$ cat flow/constraint.sdc
create_clock -name core_clock -period 11.1 [get_ports {CLK}]
set_input_delay 2.2200 -clock core_clock [delete_from_list [all_inputs] [get_ports {CLK}]]
set_output_delay 2.2200 -clock core_clock [all_outputs]
set_load 0.01 [all_outputs]
$ cat flow/run.sh
#!/bin/bash
# the make line also repeats each setting of config.mk as NAME=value (left out here)
make -C /OpenROAD-flow-scripts/flow DESIGN_CONFIG=/design/flow/config.mk WORK_HOME=/design/flow/orfs CLKGATE_MAP_FILE= finish
$ cat flow/config.mk
export PLATFORM = sky130hd
export DESIGN_NAME = MBF
export DESIGN_NICKNAME = MBF
export VERILOG_FILES = /design/flow/design.v
export SDC_FILE = /design/flow/constraint.sdc
export NUM_CORES = 4
export LEC_CHECK = 0
export CAP_MARGIN = 20
export CORE_MARGIN = 2
export CORE_UTILIZATION = 40
export CTS_CLUSTER_DIAMETER = 397
export HOLD_SLACK_MARGIN = 0.15
export MAX_ROUTING_LAYER = met4
export SETUP_SLACK_MARGIN = 1.63
export SLEW_MARGIN = 20
export TNS_END_PERCENT = 45
$ cat flow/design.v
`timescale 1ns/10ps
module MBF(CLK, RESET, IN_VALID, IN_DATA, X_DATA, Y_DATA, OUT_VALID);
input   CLK;
input   RESET;
input   IN_VALID;
input       [12:0]  IN_DATA;
output  reg [12:0]  X_DATA;
output  reg [12:0]  Y_DATA;
output  reg         OUT_VALID;
reg [5:0] data_cnt;
reg [12:0] s[0:10];
reg [12:0] in_data;
reg [33:0] y_h[0:11];
reg [33:0] y_l[0:11];
wire [17:0] H0, H1, H2, H3, H4, H5, H6, H7, H8, H9, H10, H11;
wire [17:0] L0, L1, L2, L3, L4, L5, L6, L7, L8, L9, L10, L11;
assign H0 = 18'd110592;
assign H1 = 18'd77824;
assign H2 = 18'd20480;
assign H3 = 18'd36864;
assign H4 = 18'd86016;
assign H5 = 18'd69632;
assign H6 = 18'd65536;
assign H7 = 18'd77824;
assign H8 = 18'd45056;
assign H9 = 18'd49152;
assign H10 = 18'd65536;
assign H11 = 18'd126976;
assign L0 = 18'd57344;
assign L1 = 18'd16384;
assign L2 = 18'd12288;
assign L3 = 18'd4096;
assign L4 = 18'd65536;
assign L5 = 18'd57344;
assign L6 = 18'd114688;
assign L7 = 18'd65536;
assign L8 = 18'd126976;
assign L9 = 18'd114688;
assign L10 = 18'd126976;
assign L11 = 18'd69632;
always@(posedge RESET or posedge CLK)
begin
    if (RESET) begin
        in_data <= 13'b0;
        s[0] <= 13'b0;
		s[1] <= 13'b0;
		s[2] <= 13'b0;
		s[3] <= 13'b0;
		s[4] <= 13'b0;
		s[5] <= 13'b0;	
		s[6] <= 13'b0;
		s[7] <= 13'b0;
		s[8] <= 13'b0;
		s[9] <= 13'b0;
		s[10] <= 13'b0;
 		y_h[0] <= 34'b0;
		y_h[1] <= 34'b0;
		y_h[2] <= 34'b0;
		y_h[3] <= 34'b0;
		y_h[4] <= 34'b0;
		y_h[5] <= 34'b0;	
		y_h[6] <= 34'b0;
		y_h[7] <= 34'b0;
		y_h[8] <= 34'b0;
		y_h[9] <= 34'b0;
		y_h[10] <= 34'b0;
		y_h[11] <= 34'b0;
		y_l[0] <= 34'b0;
		y_l[1] <= 34'b0;
		y_l[2] <= 34'b0;
		y_l[3] <= 34'b0;
		y_l[4] <= 34'b0;
		y_l[5] <= 34'b0;	
		y_l[6] <= 34'b0;
		y_l[7] <= 34'b0;
		y_l[8] <= 34'b0;
		y_l[9] <= 34'b0;
		y_l[10] <= 34'b0;
		y_l[11] <= 34'b0;
    end else begin
        in_data <= (IN_VALID) ? IN_DATA : 13'b0;
		s[0] <= in_data;
		s[1] <= s[0];
		s[2] <= s[1];
		s[3] <= s[2];
		s[4] <= s[3];
		s[5] <= s[4];
		s[6] <= s[5];
		s[7] <= s[6];
		s[8] <= s[7];
		s[9] <= s[8];
		s[10] <= s[9];
		y_h[0] <= H0 * in_data;
		y_h[1] <= H1 * s[0];
        y_h[2] <= H2 * s[1];
        y_h[3] <= H3 * s[2];
        y_h[4] <= H4 * s[3];
        y_h[5] <= H5 * s[4];
        y_h[6] <= H6 * s[5];
        y_h[7] <= H7 * s[6];
        y_h[8] <= H8 * s[7];
        y_h[9] <= H9 * s[8];
        y_h[10] <= H10 * s[9];
        y_h[11] <= H11 * s[10];
		y_l[0] <= L0 * in_data;
		y_l[1] <= L1 * s[0];
        y_l[2] <= L2 * s[1];
        y_l[3] <= L3 * s[2];
        y_l[4] <= L4 * s[3];
        y_l[5] <= L5 * s[4];
        y_l[6] <= L6 * s[5];
        y_l[7] <= L7 * s[6];
        y_l[8] <= L8 * s[7];
        y_l[9] <= L9 * s[8];
        y_l[10] <= L10 * s[9];
        y_l[11] <= L11 * s[10];
    end
end
reg [12:0] fk_x;
reg [12:0] fk_y;
always @ (posedge RESET or posedge CLK)
begin
	if (RESET) begin
		X_DATA <= 13'b0;
		Y_DATA <= 13'b0;
		fk_x <= 13'b0;
		fk_y <= 13'b0;
		OUT_VALID <= 1'b0;
	end else begin
		fk_y <= (((y_h[0] + y_h[1] + y_h[2] + y_h[3] + y_h[4] + y_h[5] + y_h[6] + y_h[7] + y_h[8] + y_h[9] + y_h[10] + y_h[11]) >> 20) & 14'd1) ? 
				(((y_h[0] + y_h[1] + y_h[2] + y_h[3] + y_h[4] + y_h[5] + y_h[6] + y_h[7] + y_h[8] + y_h[9] + y_h[10] + y_h[11]) >> 20) + 1'b1) >> 1 :
				((y_h[0] + y_h[1] + y_h[2] + y_h[3] + y_h[4] + y_h[5] + y_h[6] + y_h[7] + y_h[8] + y_h[9] + y_h[10] + y_h[11]) >> 21);
		fk_x <= (((y_l[0] + y_l[1] + y_l[2] + y_l[3] + y_l[4] + y_l[5] + y_l[6] + y_l[7] + y_l[8] + y_l[9] + y_l[10] + y_l[11]) >> 20) & 14'd1) ? 
				(((y_l[0] + y_l[1] + y_l[2] + y_l[3] + y_l[4] + y_l[5] + y_l[6] + y_l[7] + y_l[8] + y_l[9] + y_l[10] + y_l[11]) >> 20) + 1'b1) >> 1 :
				((y_l[0] + y_l[1] + y_l[2] + y_l[3] + y_l[4] + y_l[5] + y_l[6] + y_l[7] + y_l[8] + y_l[9] + y_l[10] + y_l[11]) >> 21);
		X_DATA <= fk_x;
		Y_DATA <= fk_y;
		OUT_VALID <= (fk_x) ? 1'b1 : 1'b0;
	end
end
endmodule
==> results of run 1 <==
==> metal layers <==
metal / global-route usage [%] / vias to the layer above / wire length, um
met5: - / - / 0
met4: 4.065 / 0 / 1740
met3: 1.730 / 90 / 1842
met2: 29.39 / 200 / 39610
met1: 25.64 / 10780 / 39200
li1: - / 10430 / -
==> layout make-up <==
cell class / instances / area, sq um / area share [%]
Clock inverter: 23 / 342.8 / 0.8183
Timing Repair Buffer: 47 / 483.0 / 1.153
Clock buffer: 78 / 1605 / 3.832
Tap cell: 1254 / 1569 / 3.745
Multi-Input combinational cell: 1994 / 22700 / 54.18
Sequential cell: 488 / 12210 / 29.15
Inverter: 794 / 2984 / 7.123
==> through the flow <==
stage	instances
floorplan	3281
global placement	4577
detailed placement	4577
CTS	4678
global route	4678
finish	4678
==> job_summary.md, run 1 <==
## Synthesis and layout report

| Metric | Value |
|---|---|
| Cells after Synth | `3281` |
| Commonest flop | `dfrtp_1` |
| Vias in the first global route | `23070` |
| Floorplan Nets | `4276` |
| CP top delay family | `adder cells` |
| Dominant kind of combinational cell | `adder cells` |
| Via count | `21500` |
| Most frequent CP cell | `fa_1` |
| Area fraction in mux cells | `0.02970%` |
| CP Data Arrival Time | `7.15 ns` |
| Post-route DRC | `0` |
| Tool warnings | `61` |
| Run status | `finished clean` |
| Port bufs | `42` |
| Top cells by area | `dfrtp_1 (32%), fa_1 (27%), ha_1 (15%)` |
| Unrepaired setup endpoints after global routing | `no` |
| Synth Warn # | `4` |
| IO Count | `43` |
| Hold-fix buffers, CTS | `0` |
| Number of buffers and inverters on the critical path | `2` |
| DR WL/cell | `17.61 um` |
| Yosys Instances | `3281` |
| First-pass GRT wire length | `134000 um` |
| Stages on worst setup path | `21` |
| FF-to-FF path depth | `21` |
| Setup TNS | `0 ns` |
| Post-Syn Area | `37920 sq um` |
| Final setup vio count | `0` |
| Post-synthesis xor/xnor area fraction | `5.679%` |
| DRT Wirelength | `82400 um` |
| Drt pass-1 iters | `5` |
| Reg2Reg Launch Point | `s[6][2]$_DFF_PP0_` |
| CP Launch Type | `flip-flop` |
| Simple share | `4.847%` |
| Final worst slack | `4.457 ns` |
| CP cell instances | `fa_1 -> inv_1 -> fa_1 -> inv_1 -> fa_1 -> fa_1 -> fa_1 -> ha_1 -> o21a_1 -> nor2_1 -> nor2_4 -> a21oi_1 -> xnor2_1 -> ha_1 -> nand3_1 -> nand4b_1 -> nor4_2 -> nand3b_1 -> nor4b_2 -> a211oi_2 -> xnor2_1` |
| End of the worst hold path | `Y_DATA[4]$_DFF_PP0_` |
| Fmax achieved | `0.1505 GHz` |
| Fin nets | `4376` |
| Area leader share | `32.20%` |
| Hold slack | `0.3452 ns` |
| Cts bufs inserted | `56` |
| Yosys top cell by area | `dfrtp_1` |
| WP data required | `11.61 ns` |
| Post-CTS setup buffers | `0` |
| Via density | `4.596` |
| Slew headroom | `34.50%` |
| H-tree levels | `2` |
| Final max-slew violation count | `0` |
| Flops out of synthesis | `488` |
| Hold_sp | `fk_y[4]$_DFF_PP0_` |
| Die Y | `311.9 um` |
| Fa+ha+maj area frac | `42.53%` |
| Final Util | `44.76%` |
| CP max stage cell | `fa_1` |
| R2R setup slack | `4.46 ns` |
| Period utilisation layout | `59.85%` |
| Ao+oa area frac | `6.781%` |
| Routability Congestion | `0.8235` |
| R2r endpoint | `fk_y[11]$_DFF_PP0_` |
| Detail Route Antenna Nets | `0` |
| Synthesis area per yosys | `37920 sq um` |
| Post-place setup slack | `4.438 ns` |
| Total core area | `93610 sq um` |
| End point of the critical path | `fk_y[11]$_DFF_PP0_` |
| Congestion Overflow GR | `0` |
| Hold WC Path Type | `reg2reg` |
| Most numerous cell in the Yosys netlist | `inv_1` |
| Worst-margin pin slew | `0.9825 ns` |
| Design area | `41900 sq um` |
| Critical Path Max Stage Delay | `0.62 ns` |
| Seq/Total Area, Yosys | `32.20%` |
| Chip width | `311.9 um` |
| CP Max Fanout | `6` |
| Site Rows | `112` |
| Initial antenna violation count | `0` |
| Clock root buffer master | `clkbuf_16` |
| Worst-path clk slew | `0.06 ns` |
| Most frequent cells after synthesis | `inv_1 (794), fa_1 (515), dfrtp_1 (488)` |
| Min-Delay Path Depth | `0` |
| Avg Cell Area, Syn | `11.56 sq um` |
| Area grow syn2layout | `10.49%` |
| Placement Cell Area | `39950 sq um` |
| Critical path class | `reg2reg` |
| Fill count | `8728` |
| Die area | `97280 sq um` |
| Setup Skew | `0.01644 ns` |
| Cell variety after synth | `75` |
| Asr flop ratio synth | `100.0%` |
| GRT Util Overall | `18.41%` |
| Flip-flops with a built-in enable | `0` |
| Final hold vios | `0` |
| Clock buffer depth | `3` |
| Clk latency late pin | `0.63 ns` |
| Post-cts sizing count | `0` |
| Clk sinks | `488` |
| Largest net degree at the start of global routing | `163` |
| Detailed placement HPWL | `66670 um` |
| Critical path endpoint category | `flip-flop` |
| Initial DRC Count | `1145` |
| Max-Cap Viols | `0` |
| Worst Setup SP | `s[6][2]$_DFF_PP0_` |
| Fp_density | `40.51%` |
| Crit path time final | `6.643 ns` |
| Number of inserted diodes | `0` |
| CTS tree | `yes` |
==> run 2, diff against run 1 <==
ABC_AREA = 1   (was default)
CELL_PAD_IN_SITES_DETAIL_PLACEMENT = 2   (was default)
CELL_PAD_IN_SITES_GLOBAL_PLACEMENT = 1   (was default)
CORE_ASPECT_RATIO = 1.89   (was default)
CORE_MARGIN = 4   (was 2)
CORE_UTILIZATION = 25   (was 40)
CTS_CLUSTER_DIAMETER = default   (was 397)
GPL_ROUTABILITY_DRIVEN = 1   (was default)
HOLD_SLACK_MARGIN = 0.11   (was 0.15)
MIN_ROUTING_LAYER = met1   (was default)
SETUP_SLACK_MARGIN = 1.68   (was 1.63)
TNS_END_PERCENT = default   (was 45)
clock period = 7.53 ns   (was 11.1 ns; I/O delays follow)
==> run 2 against run 1 <==
  * Core utilization fell by 16 points
  * First-iteration DRC count fell by 21%
  * Die area rose by 68%
  * Flip-flop count did not move
  * Synthesized cell count rose by 14%
  * Worst setup slack got worse by 2.6 ns
  * Global-route usage fell by 0.72 points
  * Via count rose by 24%
  * Design area rose by 5.3%
  * Area after synthesis rose by 3.3%
  * Critical path type unchanged
  * Critical endpoint is now fk_y[7]$_DFF_PP0_
  * Largest cell class unchanged
==> job_summary.md, run 2 <==
## Synthesis and layout report

| Metric | Value |
|---|---|
| Site Rows | `199` |
| Setup Skew | `0.04084 ns` |
| End point of the critical path | `fk_y[7]$_DFF_PP0_` |
| IO Count | `43` |
| Simple share | `7.583%` |
| Critical path endpoint category | `flip-flop` |
| Worst Setup SP | `s[6][1]$_DFF_PP0_` |
| Fp_density | `25.16%` |
| Initial DRC Count | `910` |
| Dominant kind of combinational cell | `adder cells` |
| First-pass GRT wire length | `206700 um` |
| Floorplan Nets | `4729` |
| Unrepaired setup endpoints after global routing | `no` |
| Port bufs | `42` |
| CP Max Fanout | `5` |
| Worst-margin pin slew | `0.9232 ns` |
| Post-place setup slack | `1.698 ns` |
| Yosys Instances | `3734` |
| Tool warnings | `64` |
| Hold WC Path Type | `reg2reg` |
| Fa+ha+maj area frac | `41.16%` |
| Die area | `163300 sq um` |
| Flops out of synthesis | `488` |
| Period utilisation layout | `74.82%` |
| Number of buffers and inverters on the critical path | `5` |
| Critical path class | `reg2reg` |
| Final Util | `28.36%` |
| Post-Syn Area | `39150 sq um` |
| DRT Wirelength | `138000 um` |
| Run status | `finished clean` |
| Detail Route Antenna Nets | `0` |
| Chip width | `295.9 um` |
| CP Data Arrival Time | `6.20 ns` |
| Avg Cell Area, Syn | `10.49 sq um` |
| Crit path time final | `5.634 ns` |
| Design area | `44130 sq um` |
| Cells after Synth | `3734` |
| Largest net degree at the start of global routing | `137` |
| DR WL/cell | `23.29 um` |
| Flip-flops with a built-in enable | `0` |
| Routability Congestion | `0.8805` |
| Final setup vio count | `0` |
| GRT Util Overall | `17.69%` |
| Vias in the first global route | `33170` |
| Initial antenna violation count | `6` |
| Fmax achieved | `0.1775 GHz` |
| Via count | `26620` |
| Drt pass-1 iters | `6` |
| Reg2Reg Launch Point | `s[6][1]$_DFF_PP0_` |
| Die Y | `552.1 um` |
| R2r endpoint | `fk_y[7]$_DFF_PP0_` |
| CP max stage cell | `fa_1` |
| Final max-slew violation count | `0` |
| Clk latency late pin | `0.66 ns` |
| Seq/Total Area, Yosys | `31.19%` |
| Area fraction in mux cells | `0%` |
| Detailed placement HPWL | `118600 um` |
| Hold-fix buffers, CTS | `0` |
| CP Launch Type | `flip-flop` |
| Fin nets | `4844` |
| Cts bufs inserted | `50` |
| Ao+oa area frac | `6.292%` |
| Slew headroom | `38.46%` |
| R2R setup slack | `1.90 ns` |
| Synth Warn # | `4` |
| Most frequent CP cell | `nand2_1` |
| Via density | `4.494` |
| WP data required | `8.09 ns` |
| H-tree levels | `2` |
| FF-to-FF path depth | `26` |
| Critical Path Max Stage Delay | `0.61 ns` |
| Most numerous cell in the Yosys netlist | `inv_1` |
| Stages on worst setup path | `26` |
| Cell variety after synth | `43` |
| Placement Cell Area | `42280 sq um` |
| Final worst slack | `1.896 ns` |
| End of the worst hold path | `Y_DATA[6]$_DFF_PP0_` |
| Top cells by area | `dfrtp_1 (31%), fa_1 (26%), ha_1 (15%)` |
| Synthesis area per yosys | `39150 sq um` |
| Area grow syn2layout | `12.73%` |
| CP top delay family | `adder cells` |
| Clock buffer depth | `3` |
| Hold_sp | `fk_y[6]$_DFF_PP0_` |
| Commonest flop | `dfrtp_1` |
| Area leader share | `31.19%` |
| Min-Delay Path Depth | `0` |
| Most frequent cells after synthesis | `inv_1 (896), fa_1 (515), dfrtp_1 (488)` |
| Clk sinks | `488` |
| Worst-path clk slew | `0.07 ns` |
| Post-route DRC | `0` |
| Asr flop ratio synth | `100.0%` |
| Final hold vios | `0` |
| Post-synthesis xor/xnor area fraction | `5.164%` |
| Congestion Overflow GR | `0` |
| Total core area | `155600 sq um` |
| Clock root buffer master | `clkbuf_16` |
| Max-Cap Viols | `0` |
| Yosys top cell by area | `dfrtp_1` |
| CTS tree | `yes` |
## run 2: what timing repair did
action / 4_1_cts / 5_1_grt
hold endpoints to repair: 0 / 0
buffers inserted: 0 / 2
resized: 0 / 39
endpoints found under the setup margin: 0 / 14
## run 2: metrics by stage
stage / hold WS [ns] / setup TNS [ns] / instances
final: 0.3384 / 0 / 5924
after global routing: 0.3529 / 0 / 5924
after CTS: 0.3463 / 0 / 5898
after detailed placement: 0.3381 / 0 / 5805
after global placement: 0.3327 / 0 / 5805
after floorplan: 0.3312 / -289.20 / 3734
## run 2: area by class of cell
type / count / area (sq um)
clock inverter: 29 / 287.8
clock buffer: 64 / 1404
inverter: 897 / 3371
fill: 17000 / 111500
antenna: 24 / 60.06
multi-input combinational: 2348 / 23640
sequential: 488 / 12240
timing repair buffer: 64 / 623.1
tap: 2010 / 2515
## run 2: layer usage
layer	track usage (%)	share of wire, %	wire length, um
met3	1.526	1.8	2540
met4	15.59	12	15930
met1	13.44	27	37880
met5	-	0	0
met2	35.51	59	81620
==> run 3, diff against run 2 <==
CELL_PAD_IN_SITES_DETAIL_PLACEMENT = default   (was 2)
CELL_PAD_IN_SITES_GLOBAL_PLACEMENT = default   (was 1)
CORE_ASPECT_RATIO = default   (was 1.89)
CORE_MARGIN = 2   (was 4)
CORE_UTILIZATION = 72   (was 25)
CTS_CLUSTER_SIZE = 77   (was default)
GPL_ROUTABILITY_DRIVEN = default   (was 1)
HOLD_SLACK_MARGIN = default   (was 0.11)
MAX_ROUTING_LAYER = default   (was met4)
MIN_ROUTING_LAYER = default   (was met1)
PLACE_DENSITY_LB_ADDON = 0.04   (was default)
SETUP_SLACK_MARGIN = 0.88   (was 1.68)
clock period = 3.76 ns   (was 7.53 ns; I/O delays follow)
==> run 3 against run 2 <==
  * The layout now fails its checks (negative setup slack)
  * Count of clock-buffer cells in the layout up 7
  * Die area shrank 66%
  * Design area up 11%
  * Register-to-register slack got worse by 3.3 ns
  * Maximum frequency increased by 8.9%
  * Hold slack improved by 0.0077 ns
  * Flip-flop count unchanged
  * Worst setup slack got worse by 3.3 ns
  * Critical endpoint is now fk_y[8]$_DFF_PP0_
==> job_summary.md, run 3 <==
## Synthesis and layout report

| Metric | Value |
|---|---|
| Run status | `complete, but fails checks` |
| Violated checks | `negative setup slack` |
| Flip-flops with a built-in enable | `0` |
| Yosys top cell by area | `dfrtp_1` |
| Stages on worst setup path | `20` |
| First-pass GRT wire length | `177700 um` |
| Most frequent CP cell | `fa_1` |
| Vias in the first global route | `31500` |
| WP data required | `4.28 ns` |
| Detail Route Antenna Nets | `0` |
| Tool warnings | `60` |
| Fmax achieved | `0.1933 GHz` |
| Period utilisation layout | `137.6%` |
| Most frequent cells after synthesis | `inv_1 (896), fa_1 (515), dfrtp_1 (488)` |
| Final worst slack | `-1.412 ns` |
| Avg Cell Area, Syn | `10.49 sq um` |
| End of the worst hold path | `Y_DATA[0]$_DFF_PP0_` |
| Initial antenna violation count | `5` |
| H-tree levels | `2` |
| Chip width | `237.2 um` |
| Routability Congestion | `0.9992` |
| Via count | `31800` |
| Clk sinks | `488` |
| Yosys Instances | `3734` |
| GRT Util Overall | `42.31%` |
| Die Y | `237.2 um` |
| Slew headroom | `43.17%` |
| Critical path endpoint category | `flip-flop` |
| Commonest flop | `dfrtp_1` |
| Detailed placement HPWL | `85850 um` |
| R2R setup slack | `-1.41 ns` |
| Hold_sp | `fk_y[0]$_DFF_PP0_` |
| Cells after Synth | `3734` |
| Hold slack | `0.3460 ns` |
| CP top delay family | `adder cells` |
| CP cell instances | `fa_1 -> inv_1 -> fa_1 -> inv_1 -> fa_1 -> fa_1 -> inv_1 -> fa_1 -> inv_1 -> ha_4 -> nand2_2 -> o21ai_1 -> a21oi_1 -> nand2_1 -> nand2_1 -> nand2_2 -> nand2_4 -> nor2_4 -> nand3_2 -> xnor2_1` |
| Total core area | `53810 sq um` |
| R2r endpoint | `fk_y[8]$_DFF_PP0_` |
| Crit path time final | `5.172 ns` |
| Hold WC Path Type | `reg2reg` |
| Clock root buffer master | `clkbuf_16` |
| Site Rows | `85` |
| Setup Skew | `0.04892 ns` |
| Dominant kind of combinational cell | `adder cells` |
| Hold-fix buffers, CTS | `0` |
| Post-synthesis xor/xnor area fraction | `5.164%` |
| Post-route DRC | `0` |
| Final Util | `91.36%` |
| Final setup vio count | `49` |
| Top cells by area | `dfrtp_1 (31%), fa_1 (26%), ha_1 (15%)` |
| Ao+oa area frac | `6.292%` |
| Final hold vios | `0` |
| CP Max Fanout | `4` |
| DR WL/cell | `27.46 um` |
| Most numerous cell in the Yosys netlist | `inv_1` |
| Fa+ha+maj area frac | `41.16%` |
| Fp_density | `72.76%` |
| Synthesis area per yosys | `39150 sq um` |
| Fin nets | `5232` |
| Die area | `56260 sq um` |
| Critical Path Max Stage Delay | `0.62 ns` |
| Area fraction in mux cells | `0%` |
| Cts bufs inserted | `53` |
| Final max-slew violation count | `0` |
| Clk latency late pin | `0.66 ns` |
| FF-to-FF path depth | `20` |
| Clock buffer depth | `3` |
| Area grow syn2layout | `25.58%` |
| Flops out of synthesis | `488` |
| Congestion Overflow GR | `0` |
| Asr flop ratio synth | `100.0%` |
| Via density | `6.386` |
| Initial DRC Count | `3588` |
| CP Data Arrival Time | `5.69 ns` |
| Drt pass-1 iters | `8` |
| Max-Cap Viols | `0` |
| Fill count | `1928` |
| Worst-margin pin slew | `0.8463 ns` |
| Synth Warn # | `4` |
| End point of the critical path | `fk_y[8]$_DFF_PP0_` |
| Floorplan Nets | `4729` |
| Largest net degree at the start of global routing | `74` |
| Seq/Total Area, Yosys | `31.19%` |
| Critical path class | `reg2reg` |
| Unrepaired setup endpoints after global routing | `yes` |
| Worst Setup SP | `y_h[8][25]$_DFF_PP0_` |
| Reg2Reg Launch Point | `y_h[8][25]$_DFF_PP0_` |
| Simple share | `7.583%` |
| Port bufs | `42` |
| DRT Wirelength | `136700 um` |
| Number of buffers and inverters on the critical path | `4` |
| Area leader share | `31.19%` |
| Worst-path clk slew | `0.07 ns` |
| Min-Delay Path Depth | `0` |
| Post-Syn Area | `39150 sq um` |
| Cell variety after synth | `43` |
| CTS tree | `yes` |
| CP max stage cell | `fa_1` |
| IO Count | `43` |
| CP Launch Type | `flip-flop` |
[run 3: cell type report]
class / instances / area (sq um) / area share [%]
multi-input combinational: 2348 / 26910 / 54.73
sequential: 488 / 12240 / 24.90
timing repair buffer: 449 / 3933 / 7.998
inverter: 897 / 3371 / 6.856
clock buffer: 71 / 1526 / 3.105
tap: 696 / 870.8 / 1.771
clock inverter: 26 / 306.5 / 0.6235
antenna: 4 / 10.01 / 0.02036
[run 3: per-stage QoR]
step / worst slack [ns] / TNS (ns) / cell area, sq um / std cells
6_report: -1.412 / -33.86 / 49170 / 4979
5_1_grt: -1.534 / -39.09 / 49160 / 4975
4_1_cts: -1.263 / -27.34 / 46920 / 4906
3_5_place_dp: -1.419 / -33.78 / 42820 / 4738
3_3_place_gp: -1.354 / -30.97 / 42820 / 4738
2_1_floorplan: -3.609 / -1782.78 / 39410 / 3734
[run 3: per-layer routing]
metal / GRT usage (%) / part of all wire, %
met4: 22.55 / 9.4
met2: 66.81 / 45
met3: 9.627 / 12
met5: 0 / 0.099
met1: 55.49 / 33
[run 3: timing repair]
item / 4_1_cts / 5_1_grt
pin swaps: 229 / 260
buffers inserted: 71 / 69
gates resized: 424 / 410
setup endpoints to repair: 130 / 134
==> run 4, diff against run 3 <==
ABC_AREA = default   (was 1)
CORE_UTILIZATION = 61   (was 72)
CTS_CLUSTER_DIAMETER = 329   (was default)
CTS_CLUSTER_SIZE = default   (was 77)
PLACE_DENSITY_LB_ADDON = default   (was 0.04)
SETUP_SLACK_MARGIN = default   (was 0.88)
clock period = 5.46 ns   (was 3.76 ns; I/O delays follow)
==> run 4 against run 3 <==
  * The layout still fails its checks (negative setup slack)
  * Critical endpoint is now fk_y[11]$_DFF_PP0_
  * Hold slack better by 0.0051 ns
  * First-iteration DRC count is 61% lower
  * Highest routed layer is now met4
  * Area after synthesis is 3.2% lower
  * Die area is 14% higher
  * Flip-flop count stayed put
==> job_summary.md, run 4 <==
## Synthesis and layout report

| Metric | Value |
|---|---|
| Critical path endpoint category | `flip-flop` |
| Clock root buffer master | `clkbuf_16` |
| Critical Path Max Stage Delay | `0.57 ns` |
| End point of the critical path | `fk_y[11]$_DFF_PP0_` |
| Unrepaired setup endpoints after global routing | `yes` |
| R2R setup slack | `-0.64 ns` |
| Routability Congestion | `0.8829` |
| Floorplan Nets | `4276` |
| Hold WC Path Type | `reg2reg` |
| Drt pass-1 iters | `5` |
| Seq/Total Area, Yosys | `32.20%` |
| Detail Route Antenna Nets | `0` |
| Final worst slack | `-0.6353 ns` |
| Fmax achieved | `0.1641 GHz` |
| Final hold vios | `0` |
| Top cells by area | `dfrtp_1 (32%), fa_1 (27%), ha_1 (15%)` |
| DRT Wirelength | `88200 um` |
| GR Layer Usage met2 | `48.32%` |
| Violated checks | `negative setup slack` |
| Worst Setup SP | `s[5][3]$_DFF_PP0_` |
| Detailed placement HPWL | `71770 um` |
| Tool warnings | `64` |
| Die area | `64170 sq um` |
| Chip width | `253.3 um` |
| Reg2Reg Launch Point | `s[5][3]$_DFF_PP0_` |
| IO Count | `43` |
| Ao+oa area frac | `6.781%` |
| CP Max Fanout | `4` |
| GR Util met3 | `3.187%` |
| Die Y | `253.3 um` |
| Dpl cells | `4341` |
| Final setup vio count | `12` |
| Worst-margin pin slew | `0.9193 ns` |
| CP cell instances | `inv_2 -> fa_2 -> inv_1 -> fa_1 -> fa_1 -> fa_2 -> inv_1 -> fa_1 -> nor4b_4 -> a21oi_4 -> buf_4 -> buf_6 -> nor4_4 -> o31a_2 -> buf_4 -> o2111ai_4 -> a31oi_4 -> buf_4 -> nor2_1 -> nor4b_2 -> a211oi_2 -> xnor2_1` |
| Flip-flops with a built-in enable | `0` |
| Max-Cap Viols | `0` |
| Via density | `5.140` |
| Setup Skew | `0.02349 ns` |
| Largest net degree at the start of global routing | `115` |
| Clock buffer depth | `3` |
| Site Rows | `91` |
| Number of inserted diodes | `0` |
| Simple share | `4.847%` |
| Synth Warn # | `4` |
| Critical path class | `reg2reg` |
| Synthesis area per yosys | `37920 sq um` |
| Asr flop ratio synth | `100.0%` |
| Initial DRC Count | `1386` |
| Most numerous cell in the Yosys netlist | `inv_1` |
| Port bufs | `42` |
| Area leader share | `32.20%` |
| CP max stage cell | `fa_2` |
| FF-to-FF path depth | `22` |
| Clk sinks | `488` |
| Total core area | `61600 sq um` |
| Run status | `complete, but fails checks` |
| Via count | `23000` |
| End of the worst hold path | `Y_DATA[2]$_DFF_PP0_` |
| Routing usage on met1 | `43.08%` |
| Slew headroom | `37.91%` |
| Crit path time final | `6.095 ns` |
| Post-synthesis xor/xnor area fraction | `5.679%` |
| Flops out of synthesis | `488` |
| Fa+ha+maj area frac | `42.53%` |
| Vias in the first global route | `25190` |
| Final max-slew violation count | `0` |
| Avg Cell Area, Syn | `11.56 sq um` |
| Yosys top cell by area | `dfrtp_1` |
| CP top delay family | `adder cells` |
| Final non-filler cell total | `4475` |
| Min-Delay Path Depth | `0` |
| Area grow syn2layout | `15.00%` |
| H-tree levels | `2` |
| Stages on worst setup path | `22` |
| Congestion Overflow GR | `0` |
| Post-Syn Area | `37920 sq um` |
| CP Launch Type | `flip-flop` |
| Busiest grt layer | `met2` |
| Hold_sp | `fk_y[2]$_DFF_PP0_` |
| Worst-path clk slew | `0.06 ns` |
| Post-route DRC | `0` |
| DR WL/cell | `19.71 um` |
| Setup TNS | `-4.109 ns` |
| Cells after Synth | `3281` |
| CTS tree | `yes` |
| Period utilisation layout | `111.6%` |
| Dominant kind of combinational cell | `adder cells` |
| Fin nets | `4589` |
| Area fraction in mux cells | `0.02970%` |
| GRT Util Overall | `29.83%` |
| Initial antenna violation count | `0` |
| Fp_density | `61.56%` |
| First-pass GRT wire length | `143500 um` |
| CP Data Arrival Time | `6.61 ns` |
| Clk latency late pin | `0.63 ns` |
| WP data required | `5.97 ns` |
| Cts bufs inserted | `55` |
| Cell variety after synth | `75` |
| Number of buffers and inverters on the critical path | `7` |
| Yosys Instances | `3281` |
| Commonest flop | `dfrtp_1` |
| Most frequent cells after synthesis | `inv_1 (794), fa_1 (515), dfrtp_1 (488)` |
| R2r endpoint | `fk_y[11]$_DFF_PP0_` |
## run 4: metrics by stage
step | area (sq um) | worst slack (ns) | utilization [%] | hold slack, ns
floorplan | 37980 | -2.249 | - | 0.3312
global placement | 40870 | -0.6616 | 66.34 | 0.3350
detailed placement | 40870 | -0.8182 | 66.34 | 0.3371
CTS | 43310 | -0.4704 | 70.31 | 0.3538
global route | 43610 | -0.7716 | 70.79 | 0.3560
finish | 43610 | -0.6353 | 70.79 | 0.3512
## run 4: metal layers
metal / share of wire, % / vias to the layer above
met2: 48 / 362
li1: - / 10840
met1: 46 / 11670
met3: 3.3 / 123
met5: 0 / -
met4: 2.9 / 0
## run 4: final cells by class
class,instances,area [sq um]
timing repair buffer,261,2162
inverter,794,2984
clock buffer,83,1652
clock inverter,18,209.0
multi-input combinational,1994,23340
tap,837,1047
fill,4421,17990
sequential,488,12210
## run 4: repair_timing
| action | in CTS | in global routing |
|---|---|---|
| buffers inserted | 24 | 12 |
| gates cloned | 0 | 0 |
| pin swaps | 99 | 58 |
| setup endpoints to repair | 15 | 21 |
| resized | 85 | 45 |
| hold buffers | 0 | 0 |
==> run 5, diff against run 4 <==
CORE_UTILIZATION = 64   (was 61)
CTS_CLUSTER_DIAMETER = default   (was 329)
SETUP_SLACK_MARGIN = 1.27   (was default)
clock period = 4.62 ns   (was 5.46 ns; I/O delays follow)
==> run 5 against run 4 <==
  * Still fails the layout checks on negative setup slack
  * Flip-flop count stayed put
  * Maximum frequency is 1.9% higher
  * Global-route usage is 2.7 points higher
  * Count of clock-buffer cells in the layout is 15 lower
  * Final cell count is 2.1% higher
  * Synthesized cell count stayed put
  * Area after synthesis stayed put
  * Hold slack worse by 0.0096 ns
  * Worst setup slack worse by 0.73 ns
  * Routed wire length is 9.7% higher
  * Critical endpoint unchanged
  * Highest routed layer is now met5
==> job_summary.md, run 5 <==
## Synthesis and layout report

| Metric | Value |
|---|---|
| Fp_density | `64.49%` |
| Cts bufs inserted | `55` |
| Placement Cell Area | `41490 sq um` |
| CP Launch Type | `flip-flop` |
| Area fraction in mux cells | `0.02970%` |
| H-tree levels | `2` |
| CP cell instances | `inv_2 -> fa_1 -> inv_1 -> fa_1 -> fa_1 -> fa_1 -> fa_1 -> ha_1 -> a2111o_1 -> a21oi_4 -> nor2_4 -> a21oi_2 -> xnor2_2 -> ha_4 -> nand3_2 -> nand4b_1 -> buf_6 -> nor4_4 -> nand3b_1 -> nor4b_2 -> a211oi_2 -> xnor2_1` |
| Worst Setup SP | `y_h[0][17]$_DFF_PP0_` |
| Period utilisation layout | `129.5%` |
| CP top delay family | `adder cells` |
| Clock buffer depth | `3` |
| Most numerous cell in the Yosys netlist | `inv_1` |
| Critical Path Max Stage Delay | `0.56 ns` |
| CP Max Fanout | `3` |
| Run status | `complete, but fails checks` |
| Final worst slack | `-1.362 ns` |
| R2r endpoint | `fk_y[11]$_DFF_PP0_` |
| Slew headroom | `30.43%` |
| Port bufs | `42` |
| Cell variety after synth | `75` |
| Yosys top cell by area | `dfrtp_1` |
| Area grow syn2layout | `24.08%` |
| Critical path class | `reg2reg` |
| Most frequent CP cell | `fa_1` |
| Number of buffers and inverters on the critical path | `3` |
| Final max-slew violation count | `0` |
| Die Y | `247.4 um` |
| Clk latency late pin | `0.63 ns` |
| Dominant kind of combinational cell | `adder cells` |
| End point of the critical path | `fk_y[11]$_DFF_PP0_` |
| Post-Syn Area | `37920 sq um` |
| R2R setup slack | `-1.36 ns` |
| Routability Congestion | `0.9116` |
| Vias in the first global route | `26880` |
| Clk sinks | `488` |
| Worst-path clk slew | `0.06 ns` |
| Post-synthesis xor/xnor area fraction | `5.679%` |
| Design area | `47050 sq um` |
| Fa+ha+maj area frac | `42.53%` |
| Largest net degree at the start of global routing | `83` |
| First-pass GRT wire length | `149800 um` |
| Crit path time final | `5.982 ns` |
| Floorplan Nets | `4276` |
| Number of inserted diodes | `0` |
| WP data required | `5.13 ns` |
| Ao+oa area frac | `6.781%` |
| Avg Cell Area, Syn | `11.56 sq um` |
| Fin nets | `4746` |
| GRT Util Overall | `32.57%` |
| Register area | `12230 sq um` |
| Drt pass-1 iters | `5` |
| Most frequent cells after synthesis | `inv_1 (794), fa_1 (515), dfrtp_1 (488)` |
| MI comb area | `25320 sq um` |
| Initial DRC Count | `1342` |
| Chip width | `247.4 um` |
| Final Util | `80.02%` |
| DR WL/cell | `21.19 um` |
| Initial antenna violation count | `1` |
| Detail Route Antenna Nets | `0` |
| Asr flop ratio synth | `100.0%` |
| Flops out of synthesis | `488` |
| Critical path endpoint category | `flip-flop` |
| End of the worst hold path | `Y_DATA[0]$_DFF_PP0_` |
| Area leader share | `32.20%` |
| CP max stage cell | `fa_1` |
| Worst-margin pin slew | `1.034 ns` |
| Total core area | `58800 sq um` |
| Seq/Total Area, Yosys | `32.20%` |
| Hold WC Path Type | `reg2reg` |
| Via density | `5.325` |
| CTS tree | `yes` |
| Flip-flops with a built-in enable | `0` |
| Tool warnings | `62` |
| Unrepaired setup endpoints after global routing | `yes` |
| Yosys Instances | `3281` |
| Hold-fix buffers, CTS | `0` |
| Max-Cap Viols | `0` |
| Clock root buffer master | `clkbuf_16` |
| CP Data Arrival Time | `6.49 ns` |
| Congestion Overflow GR | `0` |
| Hold_sp | `fk_y[0]$_DFF_PP0_` |
| IO Count | `43` |
| Violated checks | `negative setup slack` |
| Fill count | `3545` |
| Min-Delay Path Depth | `0` |
| Final hold vios | `0` |
| Post-route DRC | `0` |
| Final setup vio count | `25` |
| DRT Wirelength | `96790 um` |
| Commonest flop | `dfrtp_1` |
| Detailed placement HPWL | `74090 um` |
| Via count | `24320` |
| Fmax achieved | `0.1672 GHz` |
| Site Rows | `89` |
| FF-to-FF path depth | `22` |
| Synthesis area per yosys | `37920 sq um` |
| Top cells by area | `dfrtp_1 (32%), fa_1 (27%), ha_1 (15%)` |
| Cells after Synth | `3281` |
| Stages on worst setup path | `22` |
| Synth Warn # | `4` |
| Setup Skew | `0.02618 ns` |
| Die area | `61210 sq um` |
| Simple share | `4.847%` |
| Reg2Reg Launch Point | `y_h[0][17]$_DFF_PP0_` |
==> run 5: stage by stage <==
step / cells / hold slack [ns] / worst slack (ns) / TNS (ns)
floorplan: 3281 / 0.3312 / -2.921 / -1438.91
global placement: 4344 / 0.3337 / -1.436 / -20.72
detailed placement: 4344 / 0.3347 / -1.669 / -24.28
CTS: 4504 / 0.3429 / -1.383 / -19.55
global route: 4568 / 0.3495 / -1.625 / -25.75
finish: 4568 / 0.3416 / -1.362 / -21.12
==> run 5: per-layer routing <==
| layer | up-vias | wire length (um) | part of all wire, % | global-route usage (%) |
|---|---|---|---|---|
| li1 | 11170 | - | - | - |
| met1 | 12560 | 42000 | 43 | 45.90 |
| met2 | 435 | 47920 | 50 | 53.61 |
| met3 | 163 | 3016 | 3.1 | 3.352 |
| met4 | 2 | 3837 | 4.0 | 10.99 |
| met5 | - | 13 | 0.013 | 0 |
==> run 5: layout make-up <==
type,instances,share of cell area (%)
clock buffers,68,3.199
clock inverters,33,0.9042
inverters,794,6.353
multi-input cells,1994,53.81
flip-flops and latches,488,25.99
well taps,773,2.056
repair buffers,418,7.693
==> run 5: timing repair <==
action / 4_1_cts / 5_1_grt
pin swaps: 193 / 217
setup buffers: 59 / 64
gates resized: 311 / 313
setup endpoints to repair: 120 / 130
==> run 6, diff against run 5 <==
CORE_UTILIZATION = 14   (was 64)
SETUP_SLACK_MARGIN = default   (was 1.27)
clock period = 7.7 ns   (was 4.62 ns; I/O delays follow)
==> run 6 against run 5 <==
  * The run now finishes clean
  * Global-route usage down 26 points
  * Critical path depth down 1
  * Final cell count grew 53%
  * Synthesized cell count is the same
  * Design area decreased by 5.1%
  * Worst setup slack improved by 2.1 ns
  * Flip-flop count unchanged
==> job_summary.md, run 6 <==
## Synthesis and layout report

| Metric | Value |
|---|---|
| Site Rows | `191` |
| CP Max Fanout | `6` |
| Congestion Overflow GR | `0` |
| Most numerous cell in the Yosys netlist | `inv_1` |
| End of the worst hold path | `Y_DATA[1]$_DFF_PP0_` |
| Yosys Instances | `3281` |
| Asr flop ratio synth | `100.0%` |
| Floorplan Nets | `4276` |
| Area fraction in mux cells | `0.02970%` |
| Yosys top cell by area | `dfrtp_1` |
| Flip-flops with a built-in enable | `0` |
| Fin nets | `4375` |
| Chip width | `524.4 um` |
| Reg2Reg Launch Point | `s[5][3]$_DFF_PP0_` |
| Clk sinks | `488` |
| Worst Setup SP | `s[5][3]$_DFF_PP0_` |
| IO Count | `43` |
| Critical Path Max Stage Delay | `0.55 ns` |
| Area grow syn2layout | `17.77%` |
| Area leader share | `32.20%` |
| First-pass GRT wire length | `145500 um` |
| CTS tree | `yes` |
| Fp_density | `14.04%` |
| Synthesis area per yosys | `37920 sq um` |
| Port bufs | `42` |
| Die area | `275000 sq um` |
| Synth Warn # | `4` |
| Max-Cap Viols | `0` |
| Worst-path clk slew | `0.08 ns` |
| Initial antenna violation count | `2` |
| Vias in the first global route | `24690` |
| Setup TNS | `0 ns` |
| Clock buffer depth | `3` |
| Final setup vio count | `0` |
| Detailed placement HPWL | `74030 um` |
| Min-Delay Path Depth | `0` |
| Ao+oa area frac | `6.781%` |
| Crit path time final | `6.912 ns` |
| Worst-margin pin slew | `1.016 ns` |
| Via density | `3.140` |
| Period utilisation layout | `89.76%` |
| Critical path endpoint category | `flip-flop` |
| R2r endpoint | `fk_y[11]$_DFF_PP0_` |
| Flops out of synthesis | `488` |
| Fa+ha+maj area frac | `42.53%` |
| Clk latency late pin | `0.68 ns` |
| DR WL/cell | `12.93 um` |
| Post-route DRC | `0` |
| Most frequent cells after synthesis | `inv_1 (794), fa_1 (515), dfrtp_1 (488)` |
| Total core area | `270000 sq um` |
| Post-CTS setup buffers | `0` |
| Routability Congestion | `0.8430` |
| Detail Route Antenna Nets | `0` |
| Cts bufs inserted | `50` |
| Fmax achieved | `0.1447 GHz` |
| End point of the critical path | `fk_y[11]$_DFF_PP0_` |
| Run status | `finished clean` |
| Clock root buffer master | `clkbuf_16` |
| CP cell instances | `inv_1 -> fa_1 -> fa_1 -> inv_1 -> fa_1 -> fa_1 -> fa_1 -> ha_1 -> a2111o_1 -> a21oi_4 -> nor2_4 -> a21oi_1 -> xnor2_1 -> ha_1 -> nand3_1 -> nand4b_1 -> nor4_2 -> nand3b_1 -> nor4b_2 -> a211oi_2 -> xnor2_1` |
| Hold WC Path Type | `reg2reg` |
| Final hold vios | `0` |
| Hold-fix buffers, CTS | `0` |
| Fill count | `29800` |
| Slew headroom | `32.28%` |
| DRT Wirelength | `90370 um` |
| Dominant kind of combinational cell | `adder cells` |
| Tool warnings | `62` |
| Cells after Synth | `3281` |
| Post-Syn Area | `37920 sq um` |
| Most frequent CP cell | `fa_1` |
| Setup Skew | `0.08186 ns` |
| Top cells by area | `dfrtp_1 (32%), fa_1 (27%), ha_1 (15%)` |
| Die Y | `524.4 um` |
| CP top delay family | `adder cells` |
| Unrepaired setup endpoints after global routing | `no` |
| Drt pass-1 iters | `5` |
| H-tree levels | `2` |
| CP Data Arrival Time | `7.43 ns` |
| WP data required | `8.21 ns` |
| Post-cts sizing count | `0` |
| Critical path class | `reg2reg` |
| Simple share | `4.847%` |
| CP max stage cell | `dfrtp_1` |
| Avg Cell Area, Syn | `11.56 sq um` |
| GRT Util Overall | `6.759%` |
| Number of buffers and inverters on the critical path | `2` |
| FF-to-FF path depth | `21` |
| Largest net degree at the start of global routing | `173` |
| Commonest flop | `dfrtp_1` |
| Cell variety after synth | `75` |
| Final max-slew violation count | `0` |
| Via count | `21950` |
| R2R setup slack | `0.79 ns` |
| Hold_sp | `fk_y[1]$_DFF_PP0_` |
| Stages on worst setup path | `21` |
| Seq/Total Area, Yosys | `32.20%` |
| Post-synthesis xor/xnor area fraction | `5.679%` |
| CP Launch Type | `flip-flop` |
| Initial DRC Count | `1083` |
## run 6: final cells by class
type                       count  area [sq um]  share of cell area (%)
multi-input combinational   1994         22700                   50.83
sequential                   488         12210                   27.35
tap                         3570          4467                   10.00
inverter                     794          2984                   6.682
clock buffer                  60          1369                   3.065
timing repair buffer          52         533.0                   1.194
clock inverter                30         390.4                  0.8742
antenna                        1         2.502                0.005604
## run 6: metrics by stage
stage / std cells / hold slack (ns) / setup WS [ns] / util (%) / instance area (sq um)
4_1_cts: 6988 / 0.3461 / 0.8760 / 16.54 / 44650
6_report: 6989 / 0.3462 / 0.7883 / 16.54 / 44660
2_1_floorplan: 3281 / 0.3312 / -0.4566 / - / 37920
5_1_grt: 6989 / 0.3542 / 0.5431 / 16.54 / 44660
3_5_place_dp: 6898 / 0.3347 / 0.9289 / 15.88 / 42890
3_3_place_gp: 6898 / 0.3387 / 1.155 / 15.88 / 42890
## run 6: metal layers
metal	track usage (%)	wire length, um	vias to the layer above
met5	0	0	-
met4	2.962	4183	0
met3	0.5750	2089	145
met2	12.25	47050	306
met1	8.096	37050	11100
li1	-	-	10390
==> run 7, diff against run 6 <==
CORE_UTILIZATION = 40   (was 14)
SETUP_SLACK_MARGIN = 0.64   (was default)
clock period = 6.72 ns   (was 7.7 ns; I/O delays follow)
==> run 7 against run 6 <==
  * Final cell count shrank 32%
  * Routed wire length fell by 6.5%
  * Worst setup slack worse by 0.15 ns
  * Area after synthesis unchanged
  * Core utilization rose by 29 points
  * Via count is 0.30% higher
  * First-iteration DRC count grew 4.2%
  * Highest routed layer unchanged
==> job_summary.md, run 7 <==
## Synthesis and layout report

| Metric | Value |
|---|---|
| Die Y | `311.9 um` |
| Run status | `finished clean` |
| Synth Warn # | `4` |
| FF-to-FF path depth | `21` |
| Via density | `4.610` |
| Drt pass-1 iters | `5` |
| Clock buffer depth | `3` |
| CP max stage cell | `fa_1` |
| Final setup vio count | `0` |
| Final max-slew violation count | `0` |
| H-tree levels | `2` |
| Most frequent CP cell | `fa_1` |
| WP data required | `7.22 ns` |
| End of the worst hold path | `Y_DATA[6]$_DFF_PP0_` |
| CP Launch Type | `flip-flop` |
| Placement Cell Area | `40380 sq um` |
| Via count | `22010` |
| Area fraction in mux cells | `0.02970%` |
| Routability Congestion | `0.8378` |
| Slew headroom | `35.45%` |
| Design area | `43080 sq um` |
| Clk sinks | `488` |
| Asr flop ratio synth | `100.0%` |
| Vias in the first global route | `23710` |
| Final worst slack | `0.6378 ns` |
| Flip-flops with a built-in enable | `0` |
| Yosys Instances | `3281` |
| Cts bufs inserted | `57` |
| Initial antenna violation count | `0` |
| Reg2Reg Launch Point | `s[7][1]$_DFF_PP0_` |
| Fmax achieved | `0.1644 GHz` |
| Simple share | `4.847%` |
| Chip width | `311.9 um` |
| CP Data Arrival Time | `6.59 ns` |
| R2R setup slack | `0.64 ns` |
| Post-route DRC | `0` |
| Largest net degree at the start of global routing | `166` |
| Most numerous cell in the Yosys netlist | `inv_1` |
| Port bufs | `42` |
| Post-place setup slack | `0.1833 ns` |
| Final hold vios | `0` |
| Fa+ha+maj area frac | `42.53%` |
| Critical path endpoint category | `flip-flop` |
| IO Count | `43` |
| Min-Delay Path Depth | `0` |
| First-pass GRT wire length | `137900 um` |
| Site Rows | `112` |
| Flops out of synthesis | `488` |
| Worst Setup SP | `s[7][1]$_DFF_PP0_` |
| Initial DRC Count | `1129` |
| Detail Route Antenna Nets | `0` |
| Clk latency late pin | `0.63 ns` |
| Worst-path clk slew | `0.06 ns` |
| Worst-margin pin slew | `0.9682 ns` |
| CP Max Fanout | `5` |
| Critical Path Max Stage Delay | `0.60 ns` |
| Number of inserted diodes | `0` |
| Avg Cell Area, Syn | `11.56 sq um` |
| Total core area | `93610 sq um` |
| Floorplan Nets | `4276` |
| Crit path time final | `6.082 ns` |
| Dominant kind of combinational cell | `adder cells` |
| Hold WC Path Type | `reg2reg` |
| Post-Syn Area | `37920 sq um` |
| CP cell instances | `fa_1 -> inv_1 -> fa_1 -> inv_1 -> fa_1 -> fa_1 -> fa_1 -> ha_4 -> a31oi_4 -> o21ai_4 -> buf_12 -> a21oi_4 -> xnor2_2 -> ha_2 -> nand2_2 -> a2111o_1 -> nor3b_4 -> nand3b_4 -> o31a_1 -> or3_1 -> xor2_1` |
| Yosys top cell by area | `dfrtp_1` |
| Most frequent cells after synthesis | `inv_1 (794), fa_1 (515), dfrtp_1 (488)` |
| Cell variety after synth | `75` |
| Unrepaired setup endpoints after global routing | `yes` |
| Max-Cap Viols | `0` |
| Stages on worst setup path | `21` |
| Area leader share | `32.20%` |
| Hold_sp | `fk_y[6]$_DFF_PP0_` |
| CP top delay family | `adder cells` |
| Ao+oa area frac | `6.781%` |
| Post-synthesis xor/xnor area fraction | `5.679%` |
| Synthesis area per yosys | `37920 sq um` |
| Fp_density | `40.51%` |
| Congestion Overflow GR | `0` |
| Seq/Total Area, Yosys | `32.20%` |
| Commonest flop | `dfrtp_1` |
| Fin nets | `4467` |
| End point of the critical path | `fk_x[11]$_DFF_PP0_` |
| Top cells by area | `dfrtp_1 (32%), fa_1 (27%), ha_1 (15%)` |
| GRT Util Overall | `18.38%` |
| Detailed placement HPWL | `68220 um` |
| Die area | `97280 sq um` |
| DR WL/cell | `17.69 um` |
| Area grow syn2layout | `13.60%` |
| Number of buffers and inverters on the critical path | `3` |
| Tool warnings | `66` |
| Period utilisation layout | `90.51%` |
| Cells after Synth | `3281` |
| Hold-fix buffers, CTS | `0` |
| CTS tree | `yes` |
| Critical path class | `reg2reg` |
| DRT Wirelength | `84480 um` |
| Clock root buffer master | `clkbuf_16` |
| R2r endpoint | `fk_x[11]$_DFF_PP0_` |
| Setup Skew | `0.01701 ns` |
run 7: cell type report:
cell class / count / area [sq um]
clock buffer: 85 / 1714
timing repair buffer: 137 / 1207
inverter: 794 / 2984
clock inverter: 23 / 331.6
tap: 1254 / 1569
multi-input combinational: 1994 / 23040
fill: 8610 / 50530
sequential: 488 / 12230
run 7: layer usage:
| layer | global-route usage, % | vias to the layer above | part of all wire (%) |
|---|---|---|---|
| met5 | 0 | - | 0 |
| met4 | 3.726 | 0 | 1.8 |
| met3 | 1.930 | 84 | 2.6 |
| met2 | 30.92 | 234 | 49 |
| met1 | 25.85 | 11090 | 47 |
| li1 | - | 10610 | - |
run 7: stage by stage:
| step | TNS [ns] | hold WS (ns) | util [%] | std cells |
|---|---|---|---|---|
| finish | 0 | 0.3475 | 46.02 | 4775 |
| CTS | 0 | 0.3499 | 45.72 | 4762 |
| detailed placement | 0 | 0.3362 | 43.14 | 4633 |
| global placement | 0 | 0.3359 | 43.14 | 4633 |
| global route | 0 | 0.3566 | 46.02 | 4775 |
| floorplan | -605.43 | 0.3312 | - | 3281 |
run 7: what timing repair did:
item,4_1_cts,5_1_grt
endpoints found under the setup margin,8,10
pin swaps,20,46
gates resized,44,33
buffers inserted,21,12
cloned,0,0
==> run 8, diff against run 7 <==
ABC_AREA = 0   (was default)
CELL_PAD_IN_SITES_DETAIL_PLACEMENT = 2   (was default)
CORE_MARGIN = 4   (was 2)
CTS_CLUSTER_DIAMETER = 227   (was default)
GPL_ROUTABILITY_DRIVEN = 0   (was default)
MAX_ROUTING_LAYER = met4   (was default)
MIN_ROUTING_LAYER = met1   (was default)
PLACE_DENSITY_LB_ADDON = 0.02   (was default)
SETUP_SLACK_MARGIN = 1.62   (was 0.64)
clock period = 5.98 ns   (was 6.72 ns; I/O delays follow)
==> run 8 against run 7 <==
  * The layout now fails its checks (negative setup slack)
  * Synthesized cell count is the same
  * Die area rose by 2.6%
  * Routed wire length grew 38%
  * Highest routed layer unchanged
  * Register-to-register slack worse by 0.86 ns
  * Global-route usage grew 6.5 points
  * First-iteration DRC count shrank 18%
  * Via count up 9.7%
==> job_summary.md, run 8 <==
## Synthesis and layout report

| Metric | Value |
|---|---|
| Via density | `4.857` |
| Hold_sp | `fk_y[6]$_DFF_PP0_` |
| Clk latency late pin | `0.67 ns` |
| Dominant kind of combinational cell | `adder cells` |
| WP data required | `6.52 ns` |
| GRT Util Overall | `24.90%` |
| Post-synthesis xor/xnor area fraction | `5.679%` |
| Clock root buffer master | `clkbuf_16` |
| Stages on worst setup path | `22` |
| Setup Skew | `0.03214 ns` |
| Number of buffers and inverters on the critical path | `5` |
| Critical Path Max Stage Delay | `0.55 ns` |
| Number of inserted diodes | `0` |
| Via count | `24140` |
| Commonest flop | `dfrtp_1` |
| Flip-flops with a built-in enable | `0` |
| Tool warnings | `62` |
| Run status | `complete, but fails checks` |
| Avg Cell Area, Syn | `11.56 sq um` |
| Most numerous cell in the Yosys netlist | `inv_1` |
| Clock buffer depth | `3` |
| CP max stage cell | `fa_1` |
| Area leader share | `32.20%` |
| Chip width | `315.9 um` |
| Congestion Overflow GR | `0` |
| Yosys top cell by area | `dfrtp_1` |
| Critical path class | `reg2reg` |
| Fa+ha+maj area frac | `42.53%` |
| Fp_density | `40.45%` |
| Period utilisation layout | `103.8%` |
| Critical path endpoint category | `flip-flop` |
| Cell variety after synth | `75` |
| Initial DRC Count | `929` |
| Yosys Instances | `3281` |
| First-pass GRT wire length | `181300 um` |
| Hold slack | `0.3476 ns` |
| Reg2Reg Launch Point | `y_h[8][17]$_DFF_PP0_` |
| Post-place setup slack | `-0.3864 ns` |
| Worst-path clk slew | `0.06 ns` |
| Detailed placement HPWL | `92340 um` |
| Detail Route Antenna Nets | `0` |
| Post-Syn Area | `37920 sq um` |
| R2r endpoint | `fk_y[11]$_DFF_PP0_` |
| Most frequent CP cell | `fa_1` |
| Fin nets | `4660` |
| CP Max Fanout | `3` |
| Post-route DRC | `0` |
| Final worst slack | `-0.2248 ns` |
| End point of the critical path | `fk_y[11]$_DFF_PP0_` |
| Die Y | `315.9 um` |
| Violated checks | `negative setup slack` |
| FF-to-FF path depth | `22` |
| Area fraction in mux cells | `0.02970%` |
| Setup TNS | `-0.7387 ns` |
| Slew headroom | `21.18%` |
| CTS tree | `yes` |
| Most frequent cells after synthesis | `inv_1 (794), fa_1 (515), dfrtp_1 (488)` |
| CP Launch Type | `flip-flop` |
| Total core area | `93750 sq um` |
| Fmax achieved | `0.1612 GHz` |
| Worst-margin pin slew | `1.171 ns` |
| Clk sinks | `488` |
| Hold-fix buffers, CTS | `0` |
| End of the worst hold path | `Y_DATA[6]$_DFF_PP0_` |
| Asr flop ratio synth | `100.0%` |
| Floorplan Nets | `4276` |
| IO Count | `43` |
| Vias in the first global route | `29500` |
| Flops out of synthesis | `488` |
| Worst Setup SP | `y_h[8][17]$_DFF_PP0_` |
| Synthesis area per yosys | `37920 sq um` |
| Dpl cells | `4746` |
| Final non-filler cell total | `4970` |
| DRT Wirelength | `116600 um` |
| Synth Warn # | `4` |
| CP top delay family | `adder cells` |
| Hold WC Path Type | `reg2reg` |
| Seq/Total Area, Yosys | `32.20%` |
| Ao+oa area frac | `6.781%` |
| Cells after Synth | `3281` |
| Area grow syn2layout | `20.65%` |
| H-tree levels | `2` |
| Largest net degree at the start of global routing | `150` |
| Site Rows | `112` |
| Die area | `99790 sq um` |
| CP cell instances | `fa_1 -> inv_2 -> fa_1 -> inv_2 -> fa_1 -> fa_1 -> fa_1 -> ha_4 -> buf_4 -> and3_4 -> a21oi_4 -> buf_4 -> buf_6 -> nor4_4 -> o31a_2 -> nor2_1 -> xor2_1 -> nor4_4 -> nand3b_1 -> nor4b_2 -> a211oi_2 -> xnor2_1` |
| Unrepaired setup endpoints after global routing | `yes` |
| Port bufs | `42` |
| Final max-slew violation count | `0` |
| Final setup vio count | `5` |
| Min-Delay Path Depth | `0` |
| Final hold vios | `0` |
| R2R setup slack | `-0.22 ns` |
| Max-Cap Viols | `0` |
| Top cells by area | `dfrtp_1 (32%), fa_1 (27%), ha_1 (15%)` |
| Crit path time final | `6.205 ns` |
| CP Data Arrival Time | `6.74 ns` |
| Drt pass-1 iters | `5` |
| Initial antenna violation count | `1` |
| Simple share | `4.847%` |
| DR WL/cell | `23.46 um` |
| Cts bufs inserted | `61` |
## run 8: per-layer routing
| metal | up-vias | part of all wire [%] | track usage, % |
|---|---|---|---|
| met1 | 12850 | 44 | 32.49 |
| met5 | - | 0 | - |
| li1 | 10990 | - | - |
| met4 | 0 | 2.3 | 5.926 |
| met2 | 181 | 51 | 42.47 |
| met3 | 119 | 1.8 | 2.117 |
## run 8: cell type report
| cell class | instances | area (sq um) |
|---|---|---|
| fill | 9187 | 48000 |
| multi-input combinational | 1994 | 24100 |
| sequential | 488 | 12220 |
| inverter | 794 | 2984 |
| timing repair buffer | 326 | 2823 |
| clock buffer | 78 | 1693 |
| tap | 1254 | 1569 |
| clock inverter | 36 | 361.6 |
## run 8: stage by stage
step	util [%]	area, sq um
final	48.80	45750
after global routing	48.80	45750
after CTS	47.83	44840
after detailed placement	44.13	41380
after global placement	44.13	41380
after floorplan	-	38060
## run 8: what timing repair did
item,4_1_cts,5_1_grt
pin swaps,159,129
gates resized,234,104
setup endpoints to repair,57,57
setup buffers,55,55
